**flow/config.mk**
```make
export PLATFORM = sky130hd
export DESIGN_NAME = error_correction
export DESIGN_NICKNAME = error_correction
export VERILOG_FILES = /design/flow/design.v
export SDC_FILE = /design/flow/constraint.sdc
export NUM_CORES = 4
export LEC_CHECK = 0
export CAP_MARGIN = 20
export CORE_MARGIN = 2
export CORE_UTILIZATION = 40
export CTS_CLUSTER_DIAMETER = 199
export GPL_TIMING_DRIVEN = 0
export MAX_ROUTING_LAYER = met4
export PLACE_DENSITY_LB_ADDON = 0.06
export SLEW_MARGIN = 20
```
**flow/constraint.sdc**
```tcl
create_clock -name core_clock -period 5.0 [get_ports {clk}]
set_input_delay 1.0000 -clock core_clock [delete_from_list [all_inputs] [get_ports {clk}]]
set_output_delay 1.0000 -clock core_clock [all_outputs]
set_load 0.01 [all_outputs]
```
**flow/design.v**
```verilog
module	inv (A, Y);
   input A;
   output Y;
   not u1 (Y,A);
endmodule 
module	and2 (A, B, Y);
   input A, B;
   output Y;
   and u1 (Y,A,B);
endmodule 
module	and3 (A, B, C, Y);
   input A, B,C;
   output Y;
   and u1 (Y,A,B,C);
endmodule 
module	and4 (A,B,C,D, Y);
   input A,B,C,D;
   output Y;
   and u1 (Y,A,B,C,D);
endmodule 
module	and5 (A,B,C,D,E, Y);
   input A,B,C,D,E;
   output Y;
   and u1 (Y,A,B,C,D,E);
endmodule 
module	and8 (A,B,C,D,E,F,G,H, Y);
   input A,B,C,D,E,F,G,H;
   output Y;
   and u1 (Y,A,B,C,D,E,F,G,H);
endmodule 
module	nand2 (A, B, Y);
   input A, B;
   output Y;
   nand u1 (Y,A,B);
endmodule 
module	nand3 (A, B, C, Y);
   input A, B,C;
   output Y;
   nand u1 (Y,A,B,C);
endmodule 
module	nand4 (A,B,C,D, Y);
   input A,B,C,D;
   output Y;
   nand u1 (Y,A,B,C,D);
endmodule 
module	nand5 (A,B,C,D,E, Y);
   input A,B,C,D,E;
   output Y;
   nand u1 (Y,A,B,C,D,E);
endmodule 
module	nand8 (A,B,C,D,E,F,G,H, Y);
   input A,B,C,D,E,F,G,H;
   output Y;
   nand u1 (Y,A,B,C,D,E,F,G,H);
endmodule 
module	xor2 (A, B, Y);
   input A, B;
   output Y;
   xor u1 (Y,A,B);
endmodule 
module	xor3 (A, B, C, Y);
   input A, B,C;
   output Y;
   xor u1 (Y,A,B,C);
endmodule 
module	xor4 (A,B,C,D, Y);
   input A,B,C,D;
   output Y;
   xor u1 (Y,A,B,C,D);
endmodule 
module	xor5 (A,B,C,D,E, Y);
   input A,B,C,D,E;
   output Y;
   xor u1 (Y,A,B,C,D,E);
endmodule 
module	xor8 (A,B,C,D,E,F,G,H, Y);
   input A,B,C,D,E,F,G,H;
   output Y;
   xor u1 (Y,A,B,C,D,E,F,G,H);
endmodule 
module	nor2 (A, B, Y);
   input A, B;
   output Y;
   nor u1 (Y,A,B);
endmodule 
module	or2 (A, B, Y);
   input A, B;
   output Y;
   or u1 (Y,A,B);
endmodule 
module	or8 (A,B,C,D,E,F,G,H, Y);
   input A,B,C,D,E,F,G,H;
   output Y;
   or u1 (Y,A,B,C,D,E,F,G,H);
endmodule 
module	c1908 (InDataBus, InCheckBits, InExtSynBits,
				    ContE, ContB, ContF, ContG, ContH, ContK, ContL,
				    OutDataBus, OutSynCheckBits,
				    ByteParLo, ByteParHi, UncorrError);
   input [15:0] 	InDataBus;
   output [15:0] 	OutDataBus;
   input [5:0] 	InCheckBits;
   output [5:0] 	OutSynCheckBits;
   input [3:0] 	InExtSynBits;
   input 	ContE, ContB, ContF, ContG, ContH, ContK, ContL;
   output 	ByteParLo, ByteParHi, UncorrError;
   TopLevel1908 Ckt1908(InDataBus, InCheckBits, InExtSynBits,
				    ContE, ContB, ContF, ContG, ContH, ContK, ContL,
				    OutDataBus, OutSynCheckBits,
				    ByteParLo, ByteParHi, UncorrError);
endmodule  
module TopLevel1908(InDataBus, InCheckBits, InExtSynBits,
				    ContE, ContB, ContF, ContG, ContH, ContK, ContL,
				    OutDataBus, OutSynCheckBits,
				    ByteParLo, ByteParHi, UncorrError);
   input [15:0]  InDataBus;
   input [5:0]	  InCheckBits;
   input [3:0]	  InExtSynBits;
   input		  ContE, ContB, ContF, ContG, ContH, ContK, ContL;
   output [15:0] OutDataBus;
   output [5:0]  OutSynCheckBits;
   output		  ByteParLo, ByteParHi, UncorrError;
   wire [5:0]	  SynBits, NewSynBits, Not_NewSynBits, AllExtSynBits;
   wire		  ContIntM, ContIntP, CorrectionFlag;
   wire		  CorrectionFlagLo, CorrectionFlagHi;
   wire		  InDBParityLo, InDBParityHi;
   wire [15:0]	  DecodedSyn;
   wire [11:0]	  ProductSyn;
   SyndromeGenerator M1(InDataBus, InCheckBits, ContB, ContG, ContH,
			SynBits, InDBParityLo, InDBParityHi);
   ModifySyndrome M2(SynBits, InExtSynBits, InCheckBits, ContE, ContG, ContH,
		     NewSynBits, Not_NewSynBits, AllExtSynBits,
		     ContIntM, ContIntP);
   SyndromeDecode M3(NewSynBits, Not_NewSynBits, ContIntM, ContIntP,
		     ContE, ContB, ContF, ContG, ContH, ContK, ContL,
		     DecodedSyn, ProductSyn,
		     CorrectionFlag, CorrectionFlagLo, CorrectionFlagHi);
   DataBusCorrect M4(InDataBus, DecodedSyn, OutDataBus);
   SynCheckGenerator M5(SynBits, AllExtSynBits, CorrectionFlag, ContE, ContF, ContB,
			OutSynCheckBits);
   ByteParity M6(InDBParityHi, InCheckBits[3], CorrectionFlagHi, ContB, ContL,
		 ByteParHi);
   ByteParity M7(InDBParityLo, InCheckBits[5], CorrectionFlagLo, ContB, ContK,
		 ByteParLo);
   UncorrErrorGenerator M8(ProductSyn, Not_NewSynBits, CorrectionFlagHi, CorrectionFlagLo,
			   InCheckBits[1], InCheckBits[4],			   
			   ContE, ContF, ContB, ContG, ContH, ContIntM, ContIntP,
			   UncorrError);
endmodule  
module SyndromeGenerator(InDataBus, InCheckBits, ContB, ContG, ContH,
				    SynBits, InDBParityLo, InDBParityHi);
   input [15:0] InDataBus;
   input [5:0]	 InCheckBits;
   input		 ContB, ContG, ContH;
   output [5:0] SynBits;
   output		 InDBParityLo, InDBParityHi;
   wire         line0, line1, line2, line3, line4, line5, line6, line7, line8, line9, line10, 
                   line11, line12, line13, line14, line15, line16, line17, line18, line19, line20,
                   line21, line22, line23, line24, line25, line26, line27, line28, line29, line30, 
                   line31, line32, line33, line34, line35, line36, line37, line38, line39, line40,
                   line41, line42, line43, line44, line45, line46, line47, line48, line49, line50, 
                   line51, line52, line53, line54, line55, line56, line57, line58, line59, line60,
                   line61, line62, line63, line64, line65, line66, line67, line68, line69, line70, 
                   line71, line72, line73, line74, line75, line76, line77, line78, line79,
                   line80, line81, line82, line83, line84, line85, line86, line87, line88, line89, 
                   line90, line91, line92, line93;
  wire         Not_ContB, Not_ContH;
  wire         temp0, temp1, temp2, temp3, temp4, temp5;
   wire [15:0]	 NotInDataBus;
   inv UM1_0( .A(ContB), .Y(Not_ContB) );
   inv UM1_1( .A(ContH), .Y(Not_ContH) );
   and3 UM1_2( .A(InCheckBits[0]), .B(ContG), .C(Not_ContB), .Y(temp0) );
   and3 UM1_3( .A(InCheckBits[1]), .B(Not_ContH), .C(Not_ContB), .Y(temp1) );
   and3 UM1_4( .A(InCheckBits[2]), .B(Not_ContH), .C(Not_ContB), .Y(temp2) );
   and2 UM1_5( .A(InCheckBits[3]), .B(Not_ContB), .Y(temp3) );
   and3 UM1_6( .A(InCheckBits[4]), .B(ContG), .C(Not_ContB), .Y(temp4) );
   and2 UM1_7( .A(InCheckBits[5]), .B(Not_ContB), .Y(temp5) );
   inv UM1_8( .A(InDataBus[0]), .Y(NotInDataBus[0]) ),
      UM1_9( .A(InDataBus[1]), .Y(NotInDataBus[1]) ),
      UM1_10( .A(InDataBus[2]), .Y(NotInDataBus[2]) ),
      UM1_11( .A(InDataBus[3]), .Y(NotInDataBus[3]) ),
      UM1_12( .A(InDataBus[4]), .Y(NotInDataBus[4]) ),
      UM1_13( .A(InDataBus[5]), .Y(NotInDataBus[5]) ),
      UM1_14( .A(InDataBus[6]), .Y(NotInDataBus[6]) ),
      UM1_15( .A(InDataBus[7]), .Y(NotInDataBus[7]) ),
      UM1_16( .A(InDataBus[8]), .Y(NotInDataBus[8]) ),
      UM1_17( .A(InDataBus[9]), .Y(NotInDataBus[9]) ),
      UM1_18( .A(InDataBus[10]), .Y(NotInDataBus[10]) ),
      UM1_19( .A(InDataBus[11]), .Y(NotInDataBus[11]) ),
      UM1_20( .A(InDataBus[12]), .Y(NotInDataBus[12]) ),
      UM1_21( .A(InDataBus[13]), .Y(NotInDataBus[13]) ),
      UM1_22( .A(InDataBus[14]), .Y(NotInDataBus[14]) ),
      UM1_23( .A(InDataBus[15]), .Y(NotInDataBus[15]) );
   xor2 UM1_46( .A(NotInDataBus[7]), .B(NotInDataBus[5]), .Y(line46) );
   xor2 UM1_47( .A(line46), .B(NotInDataBus[2]), .Y(line47) );
   xor2 UM1_48( .A(NotInDataBus[14]), .B(NotInDataBus[9]), .Y(line48) );
   xor2 UM1_49( .A(line48), .B(NotInDataBus[11]), .Y(line49) );
   xor2 UM1_50( .A(line47), .B(line49), .Y(line50) );
   xor2 UM1_51( .A(line50), .B(temp0), .Y(SynBits[0]) );
   xor2 UM1_38( .A(NotInDataBus[8]), .B(NotInDataBus[13]), .Y(line38) );
   xor2 UM1_39( .A(line38), .B(NotInDataBus[15]), .Y(line39) );
   xor2 UM1_40( .A(NotInDataBus[14]), .B(temp1), .Y(line40) );
   xor2 UM1_41( .A(line40), .B(NotInDataBus[10]), .Y(line41) );
   xor2 UM1_42( .A(line39), .B(line41), .Y(line42) );
   xor2 UM1_43( .A(NotInDataBus[7]), .B(NotInDataBus[4]), .Y(line43) );
   xor2 UM1_44( .A(line43), .B(NotInDataBus[1]), .Y(line44) );
   xor2 UM1_45( .A(line42), .B(line44), .Y(SynBits[1]) );
   xor2 UM1_24( .A(NotInDataBus[0]), .B(temp2), .Y(line24) );
   xor2 UM1_25( .A(NotInDataBus[12]), .B(NotInDataBus[11]), .Y(line25) );
   xor2 UM1_26( .A(line25), .B(NotInDataBus[10]), .Y(line26) );
   inv UM1_27( .A(line26), .Y(line27) );
   xor2 UM1_28( .A(NotInDataBus[15]), .B(NotInDataBus[14]), .Y(line28) );
   xor2 UM1_29( .A(line28), .B(NotInDataBus[9]), .Y(line29) );
   xor2 UM1_30( .A(line27), .B(line29), .Y(line30) );
   xor2 UM1_31( .A(NotInDataBus[6]), .B(NotInDataBus[5]), .Y(line31) );
   xor2 UM1_32( .A(line31), .B(NotInDataBus[4]), .Y(line32) );
   inv UM1_33( .A(line32), .Y(line33) );
   xor2 UM1_34( .A(line30), .B(line33), .Y(line34) );
   inv UM1_35( .A(line34), .Y(line35) );
   inv UM1_36( .A(line24), .Y(line36) );
   xor2 UM1_37( .A(line36), .B(line35), .Y(SynBits[2]) );
   xor2 UM1_76( .A(NotInDataBus[3]), .B(NotInDataBus[13]), .Y(line76) );
   xor2 UM1_77( .A(line76), .B(temp3), .Y(line77) );
   xor2 UM1_78( .A(NotInDataBus[2]), .B(NotInDataBus[1]), .Y(line78) );
   xor2 UM1_79( .A(line78), .B(NotInDataBus[0]), .Y(line79) );
   xor2 UM1_80( .A(NotInDataBus[15]), .B(NotInDataBus[14]), .Y(line80) );
   xor2 UM1_81( .A(line80), .B(NotInDataBus[9]), .Y(line81) );
   inv UM1_82( .A(line81), .Y(line82) );
   xor2 UM1_83( .A(line79), .B(line82), .Y(line83) );
   xor2 UM1_84( .A(line83), .B(line27), .Y(line84) );
   inv UM1_85( .A(line84), .Y(line85) );
   xor2 UM1_86( .A(line77), .B(line85), .Y(SynBits[3]) );
   xor2 UM1_52( .A(NotInDataBus[8]), .B(NotInDataBus[13]), .Y(line52) );
   xor2 UM1_53( .A(line52), .B(NotInDataBus[15]), .Y(line53) );
   inv UM1_54( .A(line53), .Y(line54) );
   xor2 UM1_55( .A(NotInDataBus[9]), .B(NotInDataBus[6]), .Y(line55) );
   xor2 UM1_56( .A(line55), .B(NotInDataBus[3]), .Y(line56) );
   inv UM1_57( .A(line56), .Y(line57) );
   xor2 UM1_58( .A(line54), .B(line57), .Y(line58) );
   xor2 UM1_59( .A(temp4), .B(NotInDataBus[12]), .Y(line59) );
   inv UM1_60( .A(line59), .Y(line60) );
   xor2 UM1_61( .A(line58), .B(line60), .Y(SynBits[4]) );
   xor2 UM1_62( .A(line29), .B(NotInDataBus[8]), .Y(line62) );
   xor2 UM1_63( .A(line62), .B(temp5), .Y(line63) );
   inv UM1_64( .A(line63), .Y(line64) );
   xor2 UM1_65( .A(NotInDataBus[2]), .B(NotInDataBus[1]), .Y(line65) );
   xor2 UM1_66( .A(line65), .B(NotInDataBus[0]), .Y(line66) );
   inv UM1_67( .A(line66), .Y(line67) );
   xor2 UM1_68( .A(NotInDataBus[6]), .B(NotInDataBus[5]), .Y(line68) );
   xor2 UM1_69( .A(line68), .B(NotInDataBus[4]), .Y(line69) );
   xor2 UM1_70( .A(line67), .B(line69), .Y(line70) );
   xor2 UM1_71( .A(NotInDataBus[7]), .B(NotInDataBus[3]), .Y(line71) );
   inv UM1_72( .A(line71), .Y(line72) );
   xor2 UM1_73( .A(line70), .B(line72), .Y(line73) );
   xor2 UM1_74( .A(line64), .B(line73), .Y(line74) );
   inv UM1_75( .A(line74), .Y(SynBits[5]) );
   xor2 UM1_87( .A(line67), .B(line69), .Y(line87) );
   xor2 UM1_88( .A(line87), .B(line72), .Y(InDBParityLo) );
   xor2 UM1_89( .A(NotInDataBus[12]), .B(NotInDataBus[11]), .Y(line89) );
   xor2 UM1_90( .A(line89), .B(NotInDataBus[10]), .Y(line90) );
   xor2 UM1_91( .A(line82), .B(line90), .Y(line91) );
   xor2 UM1_92( .A(NotInDataBus[13]), .B(NotInDataBus[8]), .Y(line92) );
   inv UM1_93( .A(line92), .Y(line93) );
   xor2 UM1_94( .A(line91), .B(line93), .Y(InDBParityHi) );
endmodule  
module ModifySyndrome(SynBits, InExtSynBits, InCheckBits, ContE, ContG, ContH,
				  NewSynBits, Not_NewSynBits, AllExtSynBits,
				  ContIntM, ContIntP);
   input [5:0]	 SynBits;
   input [3:0]	 InExtSynBits;
   input [5:0]	 InCheckBits;
   input		 ContE, ContG, ContH;
   output [5:0] NewSynBits, Not_NewSynBits, AllExtSynBits;
   output		 ContIntM, ContIntP;
   wire         Not_ContE, Not_ContH;
   wire         temp0, temp1, temp2, temp3, temp4, temp5, line7, line10;
   inv  UM2_0( .A(ContE), .Y(Not_ContE) );
   and2 UM2_1( .A(SynBits[0]), .B(Not_ContE), .Y(temp0) ),
        UM2_2( .A(SynBits[1]), .B(Not_ContE), .Y(temp1) ),
        UM2_3( .A(SynBits[2]), .B(Not_ContE), .Y(temp2) ),
        UM2_4( .A(SynBits[3]), .B(Not_ContE), .Y(temp3) ),
        UM2_5( .A(SynBits[4]), .B(Not_ContE), .Y(temp4) ),
        UM2_6( .A(SynBits[5]), .B(Not_ContE), .Y(temp5) );
   assign AllExtSynBits[3:0] = InExtSynBits[3:0];
   nand2 UM2_7( .A(ContG), .B(Not_ContE), .Y(line7) );
   and2 UM2_8( .A(InCheckBits[0]), .B(line7), .Y(AllExtSynBits[4]) );
   inv  UM2_9( .A(ContH), .Y(Not_ContH) );
   nand2 UM2_10( .A(Not_ContH), .B(Not_ContE), .Y(line10) );
   and2 UM2_11( .A(line10), .B(InCheckBits[2]), .Y(AllExtSynBits[5]) );
   nand2 UM2_12( .A(InCheckBits[1]), .B(line10), .Y(ContIntM) );
   nand2 UM2_13( .A(InCheckBits[4]), .B(line7), .Y(ContIntP) );
   xor2  UM2_14( .A(temp0), .B(AllExtSynBits[0]), .Y(NewSynBits[0]) ),
        UM2_15( .A(temp1), .B(AllExtSynBits[1]), .Y(NewSynBits[1]) ),
        UM2_16( .A(temp2), .B(AllExtSynBits[2]), .Y(NewSynBits[2]) ),
        UM2_17( .A(temp3), .B(AllExtSynBits[3]), .Y(NewSynBits[3]) ),
        UM2_18( .A(temp4), .B(AllExtSynBits[4]), .Y(NewSynBits[4]) ),
        UM2_19( .A(temp5), .B(AllExtSynBits[5]), .Y(NewSynBits[5]) );
   inv  UM2_20( .A(NewSynBits[0]), .Y(Not_NewSynBits[0]) ),
        UM2_21( .A(NewSynBits[1]), .Y(Not_NewSynBits[1]) ),
        UM2_22( .A(NewSynBits[2]), .Y(Not_NewSynBits[2]) ),
        UM2_23( .A(NewSynBits[3]), .Y(Not_NewSynBits[3]) ),
        UM2_24( .A(NewSynBits[4]), .Y(Not_NewSynBits[4]) ),
        UM2_25( .A(NewSynBits[5]), .Y(Not_NewSynBits[5]) );
endmodule  
module SyndromeDecode(NewSynBits, Not_NewSynBits, ContIntM, ContIntP,
				  ContE, ContB, ContF, ContG, ContH, ContK, ContL,
				  DecodedSyn, ProductSyn,
				  CorrectionFlag, CorrectionFlagLo, CorrectionFlagHi);
   input [5:0]	  NewSynBits, Not_NewSynBits;
   input		  ContIntM, ContIntP;
   input		  ContE, ContB, ContF, ContG, ContH, ContK, ContL;
   output [15:0] DecodedSyn;
   output [11:0] ProductSyn;
   output		  CorrectionFlag, CorrectionFlagLo, CorrectionFlagHi;
   wire         line0, line1, line2, line3, line4, line5, line6, line7;
   wire         Not_ContK, Not_ContL, Not_ContB, NotGH, ContIntLo, ContIntHi;
   inv  UM3_0( .A(ContK), .Y(Not_ContK) );
   inv  UM3_1( .A(ContL), .Y(Not_ContL) );  
   inv  UM3_2( .A(ContB), .Y(Not_ContB) );
   nand2 UM3_3( .A(ContG), .B(ContH), .Y(NotGH) );
   nand4 UM3_4( .A(Not_ContK), .B(ContE), .C(ContB), .D(NotGH), .Y(line4) );
   nand3 UM3_5( .A(ContF), .B(Not_ContB), .C(NotGH), .Y(line5) );
   nand2 UM3_6( .A(line4), .B(line5), .Y(ContIntLo) );
   nand4 UM3_7( .A(Not_ContL), .B(ContE), .C(ContB), .D(NotGH), .Y(line7) );
   nand2 UM3_8( .A(line7), .B(line5), .Y(ContIntHi) );
   and2 UM3_9 ( .A(ContIntM), .B(NewSynBits[5]), .Y(ProductSyn[0]) ),
       UM3_10( .A(Not_NewSynBits[0]), .B(Not_NewSynBits[1]), .Y(ProductSyn[1]) ),
       UM3_11( .A(Not_NewSynBits[4]), .B(Not_NewSynBits[2]), .Y(ProductSyn[2]) ),
       UM3_12( .A(Not_NewSynBits[0]), .B(NewSynBits[1]), .Y(ProductSyn[3]) ),
       UM3_13( .A(NewSynBits[0]), .B(Not_NewSynBits[1]), .Y(ProductSyn[4]) ),
       UM3_14( .A(NewSynBits[4]), .B(Not_NewSynBits[2]), .Y(ProductSyn[5]) ),
       UM3_15( .A(ContIntP), .B(Not_NewSynBits[3]), .Y(ProductSyn[6]) ),
       UM3_16( .A(NewSynBits[4]), .B(NewSynBits[2]), .Y(ProductSyn[7]) ),
       UM3_17( .A(ContIntM), .B(Not_NewSynBits[5]), .Y(ProductSyn[8]) ),
       UM3_18( .A(Not_NewSynBits[4]), .B(NewSynBits[2]), .Y(ProductSyn[9]) ),
       UM3_19( .A(ContIntP), .B(NewSynBits[3]), .Y(ProductSyn[10]) ),
       UM3_20( .A(NewSynBits[0]), .B(NewSynBits[1]), .Y(ProductSyn[11]) );
   and5 UM3_21( .A(ProductSyn[0]), .B(ProductSyn[10]), .C(ProductSyn[9]),
			.D(ProductSyn[1]), .E(ContIntLo), .Y(DecodedSyn[0]) ),
       UM3_22( .A(ProductSyn[0]), .B(ProductSyn[10]), .C(ProductSyn[2]),
			.D(ProductSyn[3]), .E(ContIntLo), .Y(DecodedSyn[1]) ),
       UM3_23( .A(ProductSyn[0]), .B(ProductSyn[10]), .C(ProductSyn[2]),
			.D(ProductSyn[4]), .E(ContIntLo), .Y(DecodedSyn[2]) ),
       UM3_24( .A(ProductSyn[0]), .B(ProductSyn[10]), .C(ProductSyn[5]),
			.D(ProductSyn[1]), .E(ContIntLo), .Y(DecodedSyn[3]) ),
       UM3_25( .A(ProductSyn[0]), .B(ProductSyn[6]), .C(ProductSyn[9]),
			.D(ProductSyn[3]), .E(ContIntLo), .Y(DecodedSyn[4]) ),
       UM3_26( .A(ProductSyn[0]), .B(ProductSyn[6]), .C(ProductSyn[9]),
			.D(ProductSyn[4]), .E(ContIntLo), .Y(DecodedSyn[5]) ),
       UM3_27( .A(ProductSyn[0]), .B(ProductSyn[6]), .C(ProductSyn[7]),
			.D(ProductSyn[1]), .E(ContIntLo), .Y(DecodedSyn[6]) ),
       UM3_28( .A(ProductSyn[0]), .B(ProductSyn[6]), .C(ProductSyn[2]),
			.D(ProductSyn[11]), .E(ContIntLo), .Y(DecodedSyn[7]) ),
       UM3_29( .A(ProductSyn[0]), .B(ProductSyn[6]), .C(ProductSyn[5]),
			.D(ProductSyn[3]), .E(ContIntHi), .Y(DecodedSyn[8]) ),
       UM3_30( .A(ProductSyn[0]), .B(ProductSyn[10]), .C(ProductSyn[7]),
			.D(ProductSyn[4]), .E(ContIntHi), .Y(DecodedSyn[9]) ),
       UM3_31( .A(ProductSyn[8]), .B(ProductSyn[10]), .C(ProductSyn[9]),
			.D(ProductSyn[3]), .E(ContIntHi), .Y(DecodedSyn[10]) ),
       UM3_32( .A(ProductSyn[8]), .B(ProductSyn[10]), .C(ProductSyn[9]),
			.D(ProductSyn[4]), .E(ContIntHi), .Y(DecodedSyn[11]) ),
       UM3_33( .A(ProductSyn[8]), .B(ProductSyn[10]), .C(ProductSyn[7]),
			.D(ProductSyn[1]), .E(ContIntHi), .Y(DecodedSyn[12]) ),
       UM3_34( .A(ProductSyn[8]), .B(ProductSyn[10]), .C(ProductSyn[5]),
			.D(ProductSyn[3]), .E(ContIntHi), .Y(DecodedSyn[13]) ),
       UM3_35( .A(ProductSyn[0]), .B(ProductSyn[10]), .C(ProductSyn[9]),
			.D(ProductSyn[11]), .E(ContIntHi), .Y(DecodedSyn[14]) ),
       UM3_36( .A(ProductSyn[0]), .B(ProductSyn[10]), .C(ProductSyn[7]),
			.D(ProductSyn[3]), .E(ContIntHi), .Y(DecodedSyn[15]) );
   or8 UM3_37( .A(DecodedSyn[0]), .B(DecodedSyn[1]), .C(DecodedSyn[2]),
			.D(DecodedSyn[3]), .E(DecodedSyn[4]), .F(DecodedSyn[5]),
			.G(DecodedSyn[6]), .H(DecodedSyn[7]), .Y(CorrectionFlagLo) );
   or8 UM3_38( .A(DecodedSyn[8]), .B(DecodedSyn[9]), .C(DecodedSyn[10]),
			.D(DecodedSyn[11]), .E(DecodedSyn[12]), .F(DecodedSyn[13]),
			.G(DecodedSyn[14]), .H(DecodedSyn[15]), .Y(CorrectionFlagHi) );
   or2 UM3_39( .A(CorrectionFlagLo), .B(CorrectionFlagHi), .Y(CorrectionFlag) );
endmodule  
module DataBusCorrect(InDataBus, DecodedSyn, OutDataBus);
   input [15:0]  InDataBus, DecodedSyn;
   output [15:0] OutDataBus;
   xor2 UM4_0( .A(InDataBus[0]), .B(DecodedSyn[0]), .Y(OutDataBus[0]) ),
      UM4_1( .A(InDataBus[1]), .B(DecodedSyn[1]), .Y(OutDataBus[1]) ),
      UM4_2( .A(InDataBus[2]), .B(DecodedSyn[2]), .Y(OutDataBus[2]) ),
      UM4_3( .A(InDataBus[3]), .B(DecodedSyn[3]), .Y(OutDataBus[3]) ),
      UM4_4( .A(InDataBus[4]), .B(DecodedSyn[4]), .Y(OutDataBus[4]) ),
      UM4_5( .A(InDataBus[5]), .B(DecodedSyn[5]), .Y(OutDataBus[5]) ),
      UM4_6( .A(InDataBus[6]), .B(DecodedSyn[6]), .Y(OutDataBus[6]) ),
      UM4_7( .A(InDataBus[7]), .B(DecodedSyn[7]), .Y(OutDataBus[7]) ),
      UM4_8( .A(InDataBus[8]), .B(DecodedSyn[8]), .Y(OutDataBus[8]) ),
      UM4_9( .A(InDataBus[9]), .B(DecodedSyn[9]), .Y(OutDataBus[9]) ),
      UM4_10( .A(InDataBus[10]), .B(DecodedSyn[10]), .Y(OutDataBus[10]) ),
      UM4_11( .A(InDataBus[11]), .B(DecodedSyn[11]), .Y(OutDataBus[11]) ),
      UM4_12( .A(InDataBus[12]), .B(DecodedSyn[12]), .Y(OutDataBus[12]) ),
      UM4_13( .A(InDataBus[13]), .B(DecodedSyn[13]), .Y(OutDataBus[13]) ),
      UM4_14( .A(InDataBus[14]), .B(DecodedSyn[14]), .Y(OutDataBus[14]) ),
      UM4_15( .A(InDataBus[15]), .B(DecodedSyn[15]), .Y(OutDataBus[15]) );
endmodule  
module SynCheckGenerator(SynBits, AllExtSynBits, CorrectionFlag, ContE,
					ContF, ContB, OutSynCheckBits);
   input [5:0]	 SynBits, AllExtSynBits;
   input		 CorrectionFlag;
   input		 ContE, ContF, ContB;
   output [5:0] OutSynCheckBits;
   wire         Not_ContF;
   inv  UM5_0( .A(ContF), .Y(Not_ContF) );
   SynCheckSlice UM5_1(SynBits[0], AllExtSynBits[0], CorrectionFlag, ContE,
				   Not_ContF, ContB, OutSynCheckBits[0]),
                 UM5_2(SynBits[1], AllExtSynBits[1], CorrectionFlag, ContE,
				   Not_ContF, ContB, OutSynCheckBits[1]),
                 UM5_3(SynBits[2], AllExtSynBits[2], CorrectionFlag, ContE,
				   Not_ContF, ContB, OutSynCheckBits[2]),
                 UM5_4(SynBits[3], AllExtSynBits[3], CorrectionFlag, ContE,
				   Not_ContF, ContB, OutSynCheckBits[3]),
                 UM5_5(SynBits[4], AllExtSynBits[4], CorrectionFlag, ContE,
				   Not_ContF, ContB, OutSynCheckBits[4]),
                 UM5_6(SynBits[5], AllExtSynBits[5], CorrectionFlag, ContE,
				   Not_ContF, ContB, OutSynCheckBits[5]);
endmodule  
module SynCheckSlice(SynBits_i, AllExtSynBits_i, CorrectionFlag, ContE,
				 NotContF, ContB, OutSynCheckBits_i);
   input	SynBits_i, AllExtSynBits_i;
   input	CorrectionFlag;
   input	ContE, NotContF, ContB;
   output	OutSynCheckBits_i;
   wire         line0, line1, line2 ;
   and3 SCS_0( .A(AllExtSynBits_i), .B(ContE), .C(CorrectionFlag), .Y(line0) );
   xor2  SCS_1( .A(SynBits_i), .B(line0), .Y(line1) );
   nand2 SCS_2( .A(NotContF), .B(ContB), .Y(line2) );
   and2 SCS_3( .A(line2), .B(line1), .Y(OutSynCheckBits_i) );
endmodule  
module ByteParity (InDBParity_N, InCheckBit_N, CorrectionFlag_N, ContB, Cont_N,
			    ByteParity_N);
   input	InDBParity_N, InCheckBit_N, CorrectionFlag_N;
   input	ContB, Cont_N;
   output	ByteParity_N;
   wire         line0, line1, line2, line3, line4, line5, line6, line7, line8;
   wire         Not_Cont_N, Not_ContB, Not_InDBParity_N;
   inv UM6_7_0( .A(ContB), .Y(Not_ContB) ),
      UM6_7_1( .A(Cont_N), .Y(Not_Cont_N) ),
      UM6_7_2( .A(InDBParity_N), .Y(Not_InDBParity_N) );
   nand2 UM6_7_3( .A(ContB), .B(Not_Cont_N), .Y(line3) );
   and2 UM6_7_4( .A(line3), .B(Not_InDBParity_N), .Y(line4) );
   and2 UM6_7_5( .A(CorrectionFlag_N), .B(Not_ContB), .Y(line5) );
   xor2  UM6_7_6( .A(line5), .B(line4), .Y(line6) );
   nand2 UM6_7_7( .A(InCheckBit_N), .B(Cont_N), .Y(line7) );
   and2 UM6_7_8( .A(line7), .B(ContB), .Y(line8) );
   xor2  UM6_7_9( .A(line6), .B(line8), .Y(ByteParity_N) );
endmodule  
module UncorrErrorGenerator (ProductSyn, Not_NewSynBits, CorrectionFlagHi, CorrectionFlagLo,
			     InCheckBit1, InCheckBit4,
			     ContE,ContF, ContB, ContG, ContH, ContIntM, ContIntP,
			     UncorrError);
   input [11:0]	ProductSyn;
   input [5:0]	Not_NewSynBits;
   input	InCheckBit1, InCheckBit4;	
   input	CorrectionFlagHi, CorrectionFlagLo;
   input	ContE, ContF, ContB, ContG, ContH, ContIntM, ContIntP;
   output	UncorrError;
   wire		 UESignal, ErrorFREE;
   wire         line0, line1, line2, line3, line4, line5, line6, line7, line8, line9,
		line10, line11, line12, line13, line14, line15, line16, line17, line18;
   wire         Not_ContH, Not_ContE, Not_ContB, Not_ContF, NotM, NotP, NotGH, ContIntUE, NotCorrFlagHi, NotCorrFlagLo;
   inv  UM8_0( .A(ContH), .Y(Not_ContH) ),
        UM8_1( .A(ContE), .Y(Not_ContE) ),
        UM8_2( .A(ContB), .Y(Not_ContB) ),
        UM8_3( .A(ContF), .Y(Not_ContF) ),
        UM8_4( .A(ContIntM), .Y(NotM) ),
        UM8_5( .A(ContIntP), .Y(NotP) );
   nand2 UM8_6( .A(ContG), .B(ContH), .Y(NotGH) );
   and3 UM8_7( .A(ContF), .B(Not_ContB), .C(NotGH), .Y(ContIntUE) );
   UEGen UM8_8(ProductSyn, ContIntUE, NotM, NotP, Not_NewSynBits[3], Not_NewSynBits[5],
	       UESignal);
   nand2 UM8_9( .A(Not_ContH), .B(Not_ContE), .Y(line9) ),
         UM8_10( .A(InCheckBit1), .B(line9), .Y(line10) ),
         UM8_11( .A(ContG), .B(Not_ContE), .Y(line11) ),
         UM8_12( .A(InCheckBit4), .B(line11), .Y(line12 ) );
   nand8 UM8_13( .A(Not_NewSynBits[0]), .B(Not_NewSynBits[1]), .C(Not_NewSynBits[2]),
		 .D(Not_NewSynBits[3]), .E(Not_NewSynBits[4]), .F(Not_NewSynBits[5]),
		 .G(line10), .H(line12), .Y(ErrorFREE) );
   inv  UM8_14( .A(CorrectionFlagHi), .Y(NotCorrFlagHi) ),
        UM8_15( .A(CorrectionFlagLo), .Y(NotCorrFlagLo) );
   and3 UM8_16( .A(NotCorrFlagLo), .B(NotCorrFlagHi), .C(UESignal), .Y(line16) );
   and4 UM8_17( .A(Not_ContB), .B(ErrorFREE), .C(ContF), .D(line16), .Y(line17) );
   and3 UM8_18( .A(Not_ContB), .B(ErrorFREE), .C(Not_ContF), .Y(line18) );
   nor2 UM8_19( .A(line18), .B(line17), .Y(UncorrError) );
endmodule  
module UEGen(ProductSyn, ContIntUE, NotM, NotP, NotNewSynBit3, NotNewSynBit5,
		   UESignal);
   input [11:0] ProductSyn;
   input	ContIntUE, NotM, NotP, NotNewSynBit3, NotNewSynBit5;
   output	UESignal;
   wire line0, line1, line2, line3, line4, line5, line6, line7, line8, line9;
   and2 UEG_0( .A(NotP), .B(NotNewSynBit3), .Y(line0) ),
        UEG_1( .A(NotM), .B(NotNewSynBit5), .Y(line1) );
   nand5 UEG_2( .A(ProductSyn[0]), .B(ProductSyn[6]), .C(ProductSyn[2]),
		.D(ProductSyn[1]), .E(ContIntUE), .Y(line2) ),
         UEG_3( .A(ProductSyn[8]), .B(ProductSyn[10]), .C(ProductSyn[2]),
		.D(ProductSyn[1]), .E(ContIntUE), .Y(line3) ),
         UEG_4( .A(ProductSyn[8]), .B(ProductSyn[6]), .C(ProductSyn[9]),
		.D(ProductSyn[1]), .E(ContIntUE), .Y(line4) ),
         UEG_5( .A(ProductSyn[8]), .B(ProductSyn[6]), .C(ProductSyn[2]),
		.D(ProductSyn[3]), .E(ContIntUE), .Y(line5) ),
         UEG_6( .A(ProductSyn[8]), .B(ProductSyn[6]), .C(ProductSyn[2]),
		.D(ProductSyn[4]), .E(ContIntUE), .Y(line6) ),
         UEG_7( .A(ProductSyn[8]), .B(ProductSyn[6]), .C(ProductSyn[5]),
		.D(ProductSyn[1]), .E(ContIntUE), .Y(line7) ),
         UEG_8( .A(ProductSyn[8]), .B(line0), .C(ProductSyn[2]),
		.D(ProductSyn[1]), .E(ContIntUE), .Y(line8) ),
         UEG_9( .A(line1), .B(ProductSyn[6]), .C(ProductSyn[2]),
	        .D(ProductSyn[1]), .E(ContIntUE), .Y(line9) );
   and8 UEG_10( .A(line2), .B(line3), .C(line4), .D(line5), .E(line6),
		.F(line7), .G(line8), .H(line9), .Y(UESignal) );
endmodule  
module error_correction # (
    parameter puf_sig_length     = 256,
    parameter ipid_N             = 16
)
(
    input                                clk,
    input                                rst_n,
    input        [1:0]                   pcm_instruction,
    input        [puf_sig_length-1:0]    pcm_puf_in,
    input                                pcm_puf_in_valid,
    input        [$clog2(ipid_N)-1:0]    pcm_ipid_number,
    output logic [puf_sig_length-1:0]    pcm_puf_out,
    output logic                         pcm_puf_out_valid,
    output logic                         pcm_S_c  
);  
typedef enum logic [1:0] {IDLE, PROVISION_ID, CORRECT_SIG} state_t;
state_t state_r; 
logic [(6*(puf_sig_length/16))-1:0] parity_bits [0:ipid_N-1];
wire [puf_sig_length-1:0] temp_corrected_out; 
genvar j;
generate
    for (j =0; j < puf_sig_length/16; j++) begin
        error_module errorX (.data(pcm_puf_in[((j+1)*16)-1:j*16]), .parity(parity_bits[pcm_ipid_number][((j+1)*6)-1:j*6]), .corrected_out(temp_corrected_out[((j+1)*16)-1:j*16]));
    end 
endgenerate 
always @(posedge clk) begin
    if (state_r == PROVISION_ID && pcm_puf_in_valid) begin
        for (int i = 0; i < puf_sig_length/16; i++) begin
            parity_bits[pcm_ipid_number][0+(6*i)] <= pcm_puf_in[2+(16*i)] ^ pcm_puf_in[5+(16*i)] ^ pcm_puf_in[7+(16*i)] ^ pcm_puf_in[9+(16*i)] ^ pcm_puf_in[11+(16*i)] ^ pcm_puf_in[14+(16*i)];
            parity_bits[pcm_ipid_number][1+(6*i)] <= pcm_puf_in[1+(16*i)] ^ pcm_puf_in[4+(16*i)] ^ pcm_puf_in[7+(16*i)] ^ pcm_puf_in[8+(16*i)] ^ pcm_puf_in[10+(16*i)] ^ pcm_puf_in[13+(16*i)] ^ pcm_puf_in[14+(16*i)] ^ pcm_puf_in[15+(16*i)];
            parity_bits[pcm_ipid_number][2+(6*i)] <= pcm_puf_in[0+(16*i)] ^ pcm_puf_in[4+(16*i)] ^ pcm_puf_in[5+(16*i)] ^ pcm_puf_in[6+(16*i)] ^ pcm_puf_in[9+(16*i)] ^ pcm_puf_in[10+(16*i)] ^ pcm_puf_in[11+(16*i)] ^ pcm_puf_in[12+(16*i)] ^ pcm_puf_in[14+(16*i)] ^ pcm_puf_in[15+(16*i)];
            parity_bits[pcm_ipid_number][3+(6*i)] <= pcm_puf_in[0+(16*i)] ^ pcm_puf_in[1+(16*i)] ^ pcm_puf_in[2+(16*i)] ^ pcm_puf_in[3+(16*i)] ^ pcm_puf_in[4+(16*i)] ^ pcm_puf_in[9+(16*i)] ^ pcm_puf_in[10+(16*i)] ^ pcm_puf_in[11+(16*i)] ^ pcm_puf_in[12+(16*i)] ^ pcm_puf_in[13+(16*i)] ^ pcm_puf_in[14+(16*i)] ^ pcm_puf_in[15+(16*i)];
            parity_bits[pcm_ipid_number][4+(6*i)] <= pcm_puf_in[3+(16*i)] ^ pcm_puf_in[6+(16*i)] ^ pcm_puf_in[8+(16*i)] ^ pcm_puf_in[9+(16*i)] ^ pcm_puf_in[12+(16*i)]  ^ pcm_puf_in[13+(16*i)] ^ pcm_puf_in[15+(16*i)];
            parity_bits[pcm_ipid_number][5+(6*i)] <= pcm_puf_in[0+(16*i)] ^ pcm_puf_in[1+(16*i)] ^ pcm_puf_in[2+(16*i)] ^ pcm_puf_in[3+(16*i)] ^ pcm_puf_in[4+(16*i)] ^ pcm_puf_in[5+(16*i)] ^ pcm_puf_in[6+(16*i)] ^ pcm_puf_in[7+(16*i)] ^ pcm_puf_in[8+(16*i)] ^ pcm_puf_in[9+(16*i)] ^ pcm_puf_in[14+(16*i)] ^ pcm_puf_in[15+(16*i)];                 
        end 
    end
end
always @(posedge clk, negedge rst_n) begin
    if (~rst_n) begin
        state_r <= IDLE; 
        pcm_puf_out_valid <= 0;
        pcm_puf_out <= 0; 
        pcm_S_c <= 0; 
    end 
    else begin
        case (state_r) 
            IDLE : begin
                pcm_S_c <= 0; 
                pcm_puf_out_valid <= 0;
                pcm_puf_out_valid <= 0;
                if (pcm_instruction == 2'b01) begin
                    state_r <= PROVISION_ID; 
                end 
                else if (pcm_instruction == 2'b10) begin
                    state_r <= CORRECT_SIG; 
                end 
            end 
            PROVISION_ID : begin  
                if (pcm_puf_in_valid) begin 
                    pcm_S_c <= 1; 
                    if (pcm_instruction == 2'b00) begin 
                        state_r <= IDLE; 
                        pcm_S_c <= 0; 
                    end 
                end 
            end 
            CORRECT_SIG : begin
                pcm_puf_out <= temp_corrected_out; 
                pcm_puf_out_valid <= 1;
                if (pcm_instruction == 2'b00) begin
                    state_r <= IDLE; 
                end 
            end 
        endcase 
    end 
end 
endmodule 
module error_module (
    input   [15:0]  data, 
    input   [5:0]   parity, 
    output logic [15:0]  corrected_out
    );
	wire ContG = 1'b1;
	wire ContH = 1'b0;
	wire ContB = 1'b0;
	wire ContE = 1'b0;
	wire ContF = 1'b1;
	wire ContK = 1'b1;
	wire ContL = 1'b1;
    wire ByteParLo1, ByteParHi1;
	wire UncorrError1;
    wire [5 :0] OutSynCheckBits;
	c1908 error_correction_1 (.InDataBus(data), .InCheckBits(parity), .InExtSynBits(4'b0000), 
	.ContE(ContE), .ContB(ContB), .ContF(ContF), .ContG(ContG), .ContH(ContH), .ContK(ContK), .ContL(ContL),
	.OutDataBus(corrected_out), .ByteParLo(ByteParLo1), .ByteParHi(ByteParHi1), .UncorrError(UncorrError1),
	.OutSynCheckBits(OutSynCheckBits));
endmodule
```
**flow/run.sh**
```bash
#!/bin/bash
# the make line also repeats each setting of config.mk as NAME=value (left out here)
make -C /OpenROAD-flow-scripts/flow DESIGN_CONFIG=/design/flow/config.mk WORK_HOME=/design/flow/orfs CLKGATE_MAP_FILE= finish
```
==> results of run 1 <==
-- repair_timing --
item / 4_1_cts / 5_1_grt
gates resized: 4 / 3
pin swaps: 0 / 0
hold buffers: 0 / 0
endpoints found under the setup margin: 495 / 18
gates cloned: 0 / 0
-- final cells by class --
class	instances	area, sq um	share of cell area
diodes	15	37.5	0.000378
plain buffers	208	1430	0.0144
clock buffers	256	5290	0.0533
clock inverters	107	1190	0.0120
inverters	10	37.5	0.000378
multi-input cells	2445	27100	0.273
flip-flops and latches	1797	52700	0.530
well taps	2656	3320	0.0335
repair buffers	662	8270	0.0833
-- layer usage --
layer / GRT usage / routed length [um] / up-vias
met4: 0.0754 / 7130 / 0
met2: 0.400 / 123000 / 1613
met1: 0.343 / 109000 / 24500
li1: - / - / 19600
met3: 0.0384 / 14400 / 309
met5: - / 0 / -
-- stage by stage --
step / std cells / setup WS [ns]
after floorplan: 4461 / -0.805
after global placement: 7623 / -10.52
after detailed placement: 7778 / -1.41
after CTS: 8141 / 0.106
after global routing: 8154 / 0.000833
final: 8156 / 0.138
==> results.txt, run 1 <==
fresh numbers from the pnr run: outcome finished clean, number of vias per cell 5.64, CTS H-tree depth 4, grt ovf 0, Placeable Area 200000 sq um, syn_area_per_cell 18.1 sq um, Comb pwr share 0.263, # DRC 0, Top non-seq family multiplexers, Post-synth regs 1797, Setup crit end parity_bits[7][27], crit path launch type primary input, Tightest Pin Transition 1.14 ns, Post-Synthesis Cells 4461, I/O pin count 523, via count 46000, Distinct cells, synth 73, FP Util 0.403, worst path buffer plus inverter count 11, CP Data Arrival Time 5.38 ns, Simple Share, Synth 0.0562, mux share 0.135, Crit path max-delay family buffers and inverters, Post-synth area hogs edfxtp_1, mux4_2, dfrtp_1, xnor2_1, xnor3_1, Hold Vio Cnt, Final 0, Crit-path slowest cell buf_2, # Cells Yosys 4461, Area Growth Syn to Fin 23.3%, YS chip area 80600 sq um, 1st-pass router iterations 8, vias in the first global route 46400, initial antenna violation count 29, R2R Path Start state_r[1], maximum vdd drop 0.366 mV, total CTS buffers 194, Root Buffer clkbuf_16, chip width 453 um, Routed wire per std cell 31.1 um, most frequent CP cell buf_16, Total Neg Setup Slack 0 ns, max_cap viols 0, hold crit path type in -> async, CTS Buffer Depth 3, Crit Path Max Fanout 14, r2r worst-path depth 4, number of synthesized flops with an enable pin 1536, Crit Path Category in -> reg, P_seq 19900 uW, # setup viols final 0, Post-CTS Setup Repair Bufs 0, largest power group registers, drt total wl 254000 um, pin count of the biggest net entering global routing 85, Clock Latency Late Sink 0.84 ns, max-slew violation count 0, RSZ-0062 raised after global routing false, site row count 164, Synth top area share 0.572, Core Util, Final 0.496, Lkg Pwr 0.0335 uW, Main synth FF type edfxtp_1, detailed placer's ending HPWL 181000 um, Max Fclk 0.206 GHz, period utilization 0.972, final hold slack 0.0852 ns, Worst setup startpoint pcm_ipid_number[2], Tool Warnings 31, all-layer global routing usage 0.254, Post-Synth XOR/XNOR Area 0.107, Yosys top cell by area edfxtp_1, Final min period 4.86 ns, Die Span Y 453 um, post-route cell area 99300 sq um, FA/HA/MAJ Cells, Area Fraction 0.000466, clock sink count 1797, sequential power share 0.423, aoi share 0.0303, Comb. pwr 12400 uW, top cells by count, synth edfxtp_1, mux4_2, xnor2_1, dfrtp_1, nor2_1, most numerous cell in the Yosys netlist edfxtp_1, synth warn 1, post-place instance area 92600 sq um, routability cong. 0.881, NetSw 14200 uW, Fillers 16600, headroom to the max-slew limit 0.239, clk pwr 14700 uW, Iteration-0 DRC Markers 4714, clock slew at reported path FFs 0.06 ns, Seq share, synth 0.654, net count after synthesis 4729, CP endpoint kind register, global-route wire length before repair 356000 um, Power Total 47000 uW, CP max stage delay 0.55 ns, Clock power frac 0.313, crit path cell chain buf_4 > buf_2 > buf_4 > buf_2 > clkbuf_2 > nand2b_1 > nor2_4 > buf_8 > buf_16 > buf_16 > buf_12 > buf_12 > buf_16, Worst path depth 13, TritonCTS clock tree yes, r2r setup slk 1.50 ns, Fin Clk Skew 0.0337 ns, chip area 205000 sq um, power per cell area 473 nW/um^2, Buffers on Ports 506, Sw Ratio 0.303, worst endpoint required time 5.52 ns, Cell Area, Synth 80600 sq um, ys async rst share 0.145, Final Net Count 5586, reg2reg end pcm_puf_out[108], Routed Antenna Nets 0, P_int 32700 uW
==> run 2, diff against run 1 <==
CORE_UTILIZATION = 57   (was 40)
CTS_CLUSTER_DIAMETER = not set   (was 199)
GPL_TIMING_DRIVEN = not set   (was 0)
MAX_ROUTING_LAYER = not set   (was met4)
PLACE_DENSITY_LB_ADDON = not set   (was 0.06)
SETUP_SLACK_MARGIN = 0.93   (was not set)
clock period = 3.36 ns   (was 5.0 ns; I/O delays follow)
==> results.txt, run 2 <==
fresh numbers from the pnr run: Clock Latency Late Sink 0.80 ns (-0.04 ns), detailed placer's ending HPWL 133000 um (-27%), crit path cell chain mux4_2 > mux4_2 > xor3_2 > nand2b_4 > or3_4 > or3_1 > a31oi_1, Iteration-0 DRC Markers 4709 (-0.11%), initial antenna violation count 11 (-62%), Logic area 31300 sq um (+16%), Max Fclk 0.346 GHz, Post-synth area hogs edfxtp_1, mux4_2, dfrtp_1, xnor2_1, xnor3_1, YS chip area 80600 sq um (unchanged), Worst setup startpoint parity_bits[15][26], Buffers on Ports 522 (+3.2%), crit path launch type register, Seq share, synth 0.654 (unchanged), TritonCTS clock tree yes, 1st-pass router iterations 5 (-3), number of synthesized flops with an enable pin 1536 (unchanged), Core Util, Final 0.775 (+0.279), via count 48900 (+6.4%), Fillers 7871 (-52%), Crit-path slowest cell mux4_2, Setup crit end pcm_puf_out[74], depth of the worst hold-timing path 3, Crit path max-delay family multiplexers, CTS Buffer Depth 3 (unchanged), ys async rst share 0.145 (unchanged), Hold Vio Cnt, Final 0 (unchanged), hold crit path type in -> reg, FP Util 0.576 (+0.173), headroom to the max-slew limit 0.258 (+0.0192), clock sink count 1797 (unchanged), Fin Clk Skew 0.0223 ns (-0.0114 ns), grt ovf 0 (unchanged), Final Net Count 6307 (+13%), Lkg Pwr 0.0391 uW (+17%), CTS H-tree depth 4 (unchanged), largest power group registers, Final min period 2.89 ns, Tool Warnings 43 (+39%), Routed wire per std cell 27.4 um (-12%), NetSw 23900 uW (+68%), Sw Ratio 0.314 (+0.0105), routability cong. 0.899 (+2.0%), Crit Path Category reg -> reg, Placeable Area 140000 sq um (-30%), Die Span Y 380 um (-16%), synth warn 1 (unchanged), drt total wl 221000 um (-13%), hold endpoint pcm_puf_out[82], Post-Synth XOR/XNOR Area 0.107 (unchanged), Top non-seq family multiplexers, chip width 380 um (-16%), number of vias per cell 6.07 (+7.6%), P_int 52200 uW (+60%), global-route wire length before repair 322000 um (-9.4%), Crit Path Max Fanout 4 (-10), power per cell area 702 nW/um^2 (+48%), Sequential Area 52700 sq um (about the same), max_cap viols 0 (unchanged), Post-Synthesis Cells 4461 (unchanged), Yosys top cell by area edfxtp_1, Comb. pwr 26900 uW (+120%), FA/HA/MAJ Cells, Area Fraction 0.000466 (unchanged), RSZ-0062 raised after global routing true, Worst path depth 7 (-6), syn_area_per_cell 18.1 sq um (unchanged), HP Start pcm_puf_in[82], Distinct cells, synth 73 (unchanged), Main synth FF type edfxtp_1, r2r worst-path depth 7 (+3), Cell Area, Synth 80600 sq um (unchanged), maximum vdd drop 0.659 mV (+80%), CP Data Arrival Time 3.61 ns (-1.77 ns), pin count of the biggest net entering global routing 146 (+72%), R2R Path Start parity_bits[15][26], mux share 0.135 (unchanged), Root Buffer clkbuf_16, most numerous cell in the Yosys netlist edfxtp_1, clk pwr 19700 uW (+34%), outcome finished clean, clock slew at reported path FFs 0.06 ns (about the same), reg2reg end pcm_puf_out[74], Comb pwr share 0.354 (+0.091), chip area 144000 sq um (-30%), site row count 137 (-16%), # Cells Yosys 4461 (unchanged), worst endpoint required time 4.08 ns (-1.44 ns), most frequent CP cell mux4_2, # DRC 0 (unchanged), Routed Antenna Nets 0 (unchanged), Clock power frac 0.258 (-0.055), Area Growth Syn to Fin 34.5%, all-layer global routing usage 0.300 (+0.0459), Post-synth regs 1797 (unchanged), CP endpoint kind register, CP max stage delay 0.56 ns (about the same), P_seq 29500 uW (+48%), I/O pin count 523 (unchanged), Simple Share, Synth 0.0562 (unchanged), net count after synthesis 4729 (unchanged), r2r setup slk 0.47 ns (-1.03 ns), period utilization 0.861 (-0.111), total CTS buffers 179 (-7.7%), Tightest Pin Transition 1.11 ns (-0.0368 ns), final std cells w/o fill 8069 (-1.1%), sequential power share 0.387 (-0.036), aoi share 0.0303 (unchanged), top cells by count, synth edfxtp_1, mux4_2, xnor2_1, dfrtp_1, nor2_1, worst path buffer plus inverter count 0 (-11), dpl cells 7500 (-3.6%), max-slew violation count 0 (unchanged), Synth top area share 0.572 (unchanged), # setup viols final 0 (unchanged), vias in the first global route 49100 (+5.7%)
[run 2: metrics by stage]
stage                     hold WS (ns)   TNS, ns  total power (uW)  setup slack, ns  instance area (sq um)
after floorplan                  0.376  -1892.52             39800            -1.50                  80800
after global placement           0.472    -93.52             49400           -0.541                  94900
after detailed placement         0.491   -111.02             49800           -0.582                  94900
after CTS                        0.319         0             73300            0.582                 106000
after global routing             0.305         0             78900            0.425                 108000
final                            0.276         0             76100            0.466                 108000
[run 2: layout make-up]
class	count	share of cell area
sequential	1797	0.486
multi-input combinational	2447	0.289
timing repair buffer	1604	0.151
clock buffer	234	0.0447
tap	1876	0.0217
clock inverter	98	0.00804
inverter	10	0.000346
antenna	3	0.0000693
[run 2: what timing repair did]
action	4_1_cts	5_1_grt
endpoints found under the setup margin	710	396
hold endpoints to repair	73	0
setup buffers	127	78
hold buffers	1	0
gates resized	890	364
gates cloned	25	3
pin swaps	411	351
[run 2: per-layer routing]
layer	routed length, um	part of all wire	global-route usage	vias up
li1	-	-	-	21000
met2	111000	0.50	0.486	1993
met5	109	0.00049	0	-
met3	15800	0.071	0.0504	306
met4	3920	0.018	0.0617	16
met1	90500	0.41	0.436	25600
==> run 3, diff against run 2 <==
SETUP_SLACK_MARGIN = -0.24   (was 0.93)
clock period = 2.71 ns   (was 3.36 ns; I/O delays follow)
==> results.txt, run 3 <==
fresh numbers from the pnr run: r2r setup slk -0.21 ns (-0.68 ns), Hold Vio Cnt, Final 0 (unchanged), hold crit path type in -> async, Total Neg Setup Slack -12.22 ns (-12.22 ns), largest power group registers, syn_area_per_cell 18.1 sq um (unchanged), P_int 62200 uW (+19%), net count after synthesis 4729 (unchanged), outcome complete, but fails checks, Fillers 8667 (+10%), Setup crit end pcm_puf_out[52], Synth top area share 0.572 (unchanged), number of vias per cell 5.88 (-3.1%), Core Util, Final 0.743 (-0.0317), power per cell area 844 nW/um^2 (+20%), Comb pwr share 0.298 (-0.056), chip width 380 um (unchanged), Routed wire per std cell 25.4 um (-7.3%), all-layer global routing usage 0.285 (-0.0145), CP Data Arrival Time 3.54 ns (-0.07 ns), worst endpoint required time 3.33 ns (-0.75 ns), r2r worst-path depth 7 (unchanged), YS chip area 80600 sq um (unchanged), clk pwr 25000 uW (+27%), worst path buffer plus inverter count 0 (unchanged), Lkg Pwr 0.0372 uW (-5.0%), Placeable Area 140000 sq um (unchanged), Clock power frac 0.286 (+0.028), chip area 144000 sq um (unchanged), crit path launch type register, Main synth FF type edfxtp_1, Crit Path Category reg -> reg, R2R Path Start parity_bits[14][22], clock sink count 1797 (unchanged), max_cap viols 0 (unchanged), # DRC 0 (unchanged), # Cells Yosys 4461 (unchanged), detailed placer's ending HPWL 141000 um (+6.4%), site row count 137 (unchanged), via count 47600 (-2.8%), CTS H-tree depth 4 (unchanged), Sw Ratio 0.291 (-0.0231), total CTS buffers 179 (unchanged), global-route wire length before repair 309000 um (-4.0%), # setup viols final 182 (+182), CP max stage delay 0.55 ns (about the same), grt ovf 0 (unchanged), pin count of the biggest net entering global routing 159 (+8.9%), vias in the first global route 48900 (-0.48%), headroom to the max-slew limit 0.350 (+0.0919), crit path cell chain mux4_1 > mux4_2 > xor2_2 > or2_2 > nor3_1 > xnor2_1 > a21oi_1, most numerous cell in the Yosys netlist edfxtp_1, Worst path depth 7 (unchanged), maximum vdd drop 0.651 mV (-1.2%), period utilization 1.08 (+0.216), P_seq 36500 uW (+24%), Crit Path Max Fanout 6 (+2), Post-synth area hogs edfxtp_1, mux4_2, dfrtp_1, xnor2_1, xnor3_1, Die Span Y 380 um (unchanged), clock slew at reported path FFs 0.06 ns (about the same), Logic area 27000 sq um (-14%), ys async rst share 0.145 (unchanged), Tightest Pin Transition 0.972 ns (-0.133 ns), I/O pin count 523 (unchanged), Final min period 2.92 ns (+0.0255 ns), drt total wl 206000 um (-7.0%), reg2reg end pcm_puf_out[52], CTS Buffer Depth 3 (unchanged), Clock Latency Late Sink 0.79 ns (about the same), Post-synth regs 1797 (unchanged), Root Buffer clkbuf_16, Post-Synth XOR/XNOR Area 0.107 (unchanged), Simple Share, Synth 0.0562 (unchanged), Top non-seq family multiplexers, number of synthesized flops with an enable pin 1536 (unchanged), Yosys top cell by area edfxtp_1, NetSw 25500 uW (+6.8%), sequential power share 0.416 (+0.029), Post-Synthesis Cells 4461 (unchanged), Setup WS post-layout -0.210 ns (-0.675 ns), 1st-pass router iterations 5 (unchanged), Crit-path slowest cell mux4_2, initial antenna violation count 4 (-7), Iteration-0 DRC Markers 4531 (-3.8%), aoi share 0.0303 (unchanged), Comb. pwr 26200 uW (-3%), FA/HA/MAJ Cells, Area Fraction 0.000466 (unchanged), mux share 0.135 (unchanged), CP endpoint kind register, FP Util 0.576 (unchanged), Sequential Area 52700 sq um (about the same), Seq share, synth 0.654 (unchanged), Routed Antenna Nets 0 (unchanged), Area Growth Syn to Fin 29.0%, Final Net Count 6324 (+0.27%), Max Fclk 0.343 GHz (-0.87%), Fin Clk Skew 0.0250 ns (+0.00278 ns), max-slew violation count 0 (unchanged), Buffers on Ports 522 (unchanged), RSZ-0062 raised after global routing true, Distinct cells, synth 73 (unchanged), Tool Warnings 42 (-2.3%), top cells by count, synth edfxtp_1, mux4_2, xnor2_1, dfrtp_1, nor2_1, routability cong. 0.888 (-1.3%), synth warn 1 (unchanged), TritonCTS clock tree yes, Cell Area, Synth 80600 sq um (unchanged), Crit path max-delay family multiplexers, Layout Check Fails setup timing, Worst setup startpoint parity_bits[14][22]
-- run 3: cell type report --
cell class,instances,area share
inverters,10,0.000361
well taps,1876,0.0226
diodes,3,0.0000722
multi-input cells,2445,0.260
clock buffers,217,0.0459
clock inverters,120,0.0113
flip-flops and latches,1797,0.506
repair buffers,1623,0.153
-- run 3: layer usage --
layer  global-route usage  part of all wire  wire (um)
met1                0.419              0.43      88100
met2                0.462              0.49     101000
met3               0.0441             0.066      13600
met4               0.0565             0.015       3100
met5                    0          0.000049         10
-- run 3: per-stage QoR --
stage,setup WS [ns],instance area [sq um],hold slack (ns),power (uW),instances
final,-0.210,104000,0.295,87700,8091
after floorplan,-2.02,80800,0.246,49400,4461
after detailed placement,-1.03,97600,0.467,62700,7749
after global placement,-1.00,97600,0.465,62200,7749
after global routing,-0.284,104000,0.318,91300,8088
after CTS,-0.223,104000,0.270,87700,8087
-- run 3: what timing repair did --
action / 4_1_cts / 5_1_grt
pin swaps: 0 / 3
hold buffers: 1 / 0
endpoints found under the hold margin: 46 / 0
endpoints found under the setup margin: 1 / 76
buffers inserted: 0 / 0
gates cloned: 0 / 1
resized: 1 / 37
==> run 4, diff against run 3 <==
CORE_UTILIZATION = 70   (was 57)
CTS_CLUSTER_SIZE = 37   (was not set)
PLACE_DENSITY = 0.6   (was not set)
SETUP_SLACK_MARGIN = not set   (was -0.24)
clock period = 2.18 ns   (was 2.71 ns; I/O delays follow)
==> results.txt, run 4 <==
run metrics: Simple Share, Synth 0.0562 (unchanged), net count after synthesis 4729 (unchanged), aoi share 0.0303 (unchanged), Post-Synthesis Cells 4461 (unchanged), Yosys top cell by area edfxtp_1, syn_area_per_cell 18.1 sq um (unchanged), Post-Place Worst Slack -1.55 ns (-0.518 ns), outcome stopped before the end, post-place instance area 97600 sq um (about the same), site row count 124 (-9.5%), Post-synth regs 1797 (unchanged), synth warn 1 (unchanged), top cells by count, synth edfxtp_1, mux4_2, xnor2_1, dfrtp_1, nor2_1, ys async rst share 0.145 (unchanged), mux share 0.135 (unchanged), Main synth FF type edfxtp_1, Distinct cells, synth 73 (unchanged), # Cells Yosys 4461 (unchanged), Top non-seq family multiplexers, Cell Area, Synth 80600 sq um (unchanged), detailed placer's ending HPWL 161000 um (+14%), YS chip area 80600 sq um (unchanged), first error [ERROR DPL-0033] detailed placement checks failed during check placement., most numerous cell in the Yosys netlist edfxtp_1, Die Span Y 343 um (-9.7%), FP Util 0.706 (+0.130), Post-Synth XOR/XNOR Area 0.107 (unchanged), routability cong. 0.910 (+2.5%), Buffers on Ports 522 (unchanged), dpl cells 7406 (-4.4%), number of synthesized flops with an enable pin 1536 (unchanged), chip width 343 um (-9.7%), Placeable Area 114000 sq um (-18%), Seq share, synth 0.654 (unchanged), Synth top area share 0.572 (unchanged), FA/HA/MAJ Cells, Area Fraction 0.000466 (unchanged), chip area 118000 sq um (-18%), I/O pin count 523 (unchanged), Exit stage clock tree synthesis (4_1_cts), Post-synth area hogs edfxtp_1, mux4_2, dfrtp_1, xnor2_1, xnor3_1
-- run 4: through the flow --
stage | hold slack [ns] | TNS (ns)
3_5_place_dp | 0.315 | -1297.61
2_1_floorplan | 0.140 | -3597.60
3_3_place_gp | 0.311 | -1136.42
==> run 5, diff against run 4 <==
ABC_AREA = 0   (was not set)
CELL_PAD_IN_SITES_DETAIL_PLACEMENT = 2   (was not set)
CELL_PAD_IN_SITES_GLOBAL_PLACEMENT = 2   (was not set)
CORE_ASPECT_RATIO = 0.56   (was not set)
CORE_UTILIZATION = 49   (was 70)
CTS_CLUSTER_SIZE = not set   (was 37)
GPL_TIMING_DRIVEN = 0   (was not set)
HOLD_SLACK_MARGIN = -0.03   (was not set)
MIN_ROUTING_LAYER = met2   (was not set)
PLACE_DENSITY = not set   (was 0.6)
SETUP_SLACK_MARGIN = 0.72   (was not set)
SLEW_MARGIN = 35   (was 20)
TNS_END_PERCENT = 30   (was not set)
clock period = 5.0 ns   (was 2.18 ns; I/O delays follow)
==> results.txt, run 5 <==
fresh numbers from the pnr run: # Cells Yosys 4461 (unchanged), Crit Path Category in -> reg, TritonCTS clock tree yes, chip width 546 um (+59%), syn_area_per_cell 18.1 sq um (unchanged), most numerous cell in the Yosys netlist edfxtp_1, reg2reg end parity_bits[0][74], ys async rst share 0.145 (unchanged), headroom to the max-slew limit 0.169, Post-Place Worst Slack -1.17 ns (+0.379 ns), Comb. pwr 15800 uW, Seq share, synth 0.654 (unchanged), top cells by count, synth edfxtp_1, mux4_2, xnor2_1, dfrtp_1, nor2_1, Placeable Area 163000 sq um (+43%), Clock Latency Late Sink 0.88 ns, site row count 111 (-10%), chip area 168000 sq um (+42%), Yosys top cell by area edfxtp_1, worst endpoint required time 5.55 ns, Routed wire per std cell 44.6 um, # DRC 0, Tool Warnings 37, outcome finished clean, Die Span Y 307 um (-10%), Post-Synth XOR/XNOR Area 0.107 (unchanged), Worst setup startpoint pcm_ipid_number[3], RSZ-0062 raised after global routing true, FA/HA/MAJ Cells, Area Fraction 0.000466 (unchanged), Clock power frac 0.282, P_seq 19900 uW, I/O pin count 523 (unchanged), global-route wire length before repair 471000 um, all-layer global routing usage 0.593, NetSw 18200 uW, net count after synthesis 4729 (unchanged), Setup WS post-layout 0.268 ns, largest power group registers, CTS Buffer Depth 4, P_int 31700 uW, R2R Path Start state_r[2], Core Util, Final 0.609, Crit Path Max Fanout 14, r2r setup slk 1.35 ns, Max Fclk 0.211 GHz, vias in the first global route 81200, worst path buffer plus inverter count 10, Distinct cells, synth 73 (unchanged), Root Buffer clkbuf_16, Top non-seq family multiplexers, pin count of the biggest net entering global routing 73, Sw Ratio 0.364, Crit-path slowest cell nor2_4, Post-synth area hogs edfxtp_1, mux4_2, dfrtp_1, xnor2_1, xnor3_1, via count 68700, detailed placer's ending HPWL 224000 um (+39%), YS chip area 80600 sq um (unchanged), CP max stage delay 0.66 ns, crit path launch type primary input, r2r worst-path depth 12, clock sink count 1797, period utilization 0.946, Iteration-0 DRC Markers 18000, Hold Vio Cnt, Final 0, number of synthesized flops with an enable pin 1536 (unchanged), crit path cell chain buf_2 > buf_4 > buf_4 > buf_4 > clkbuf_4 > nand2_1 > nor2_4 > buf_16 > buf_16 > buf_16 > buf_16 > buf_16, Simple Share, Synth 0.0562 (unchanged), Power Total 49800 uW, 1st-pass router iterations 14, maximum vdd drop 0.349 mV, initial antenna violation count 4, sequential power share 0.400, total CTS buffers 175, Cell Area, Synth 80600 sq um (unchanged), Final Net Count 5609, routability cong. 0.963 (+5.9%), Comb pwr share 0.318, Final min period 4.73 ns, max_cap viols 0, CP Data Arrival Time 5.29 ns, Post-synth regs 1797 (unchanged), aoi share 0.0303 (unchanged), Main synth FF type edfxtp_1, Synth top area share 0.572 (unchanged), CP endpoint kind register, drt total wl 344000 um, hold_buf cts 0, synth warn 1 (unchanged), Routed Antenna Nets 0, Setup crit end parity_bits[13][51], number of vias per cell 8.90, Post-Synthesis Cells 4461 (unchanged), Fin Clk Skew 0.0376 ns, Tightest Pin Transition 1.24 ns, mux share 0.135 (unchanged), Worst path depth 12, CTS H-tree depth 4, clk pwr 14100 uW, hold crit path type in -> async, grt ovf 0, most frequent CP cell buf_16, Lkg Pwr 0.0337 uW, # setup viols final 0, Buffers on Ports 506 (-3.1%), max-slew violation count 0, clock slew at reported path FFs 0.07 ns, Crit path max-delay family buffers and inverters, Area Growth Syn to Fin 23.5%, power per cell area 501 nW/um^2, FP Util 0.493 (-0.213)
[run 5: repair_timing]
action                                  4_1_cts  5_1_grt
resized                                      39      119
endpoints found under the setup margin     1206      392
pin swaps                                     3        5
setup buffers                                 3        8
[run 5: layout make-up]
class / count / area, sq um
plain buffers: 209 / 1600
fillers: 13300 / 64000
flip-flops and latches: 1797 / 52700
multi-input cells: 2445 / 27900
well taps: 2203 / 2760
diodes: 39 / 97.6
clock buffers: 232 / 4700
repair buffers: 703 / 9040
clock inverters: 80 / 691
inverters: 10 / 37.5
[run 5: stage by stage]
| stage | area [sq um] | setup TNS, ns | hold WS, ns | instances |
|---|---|---|---|---|
| floorplan | 80800 | -40.85 | 0.488 | 4461 |
| global placement | 88600 | -8555.86 | 0.478 | 7170 |
| detailed placement | 92900 | -639.44 | 0.473 | 7355 |
| CTS | 98500 | 0 | 0.103 | 7670 |
| global route | 99400 | 0 | 0.134 | 7688 |
| finish | 99500 | 0 | 0.0944 | 7718 |
[run 5: per-layer routing]
metal  share of wire  global-route usage
met4            0.12               0.198
met5           0.028               0.498
met3            0.41               0.757
met1               0                   -
met2            0.44               0.655
Power is estimated from default activity; no workload was simulated.
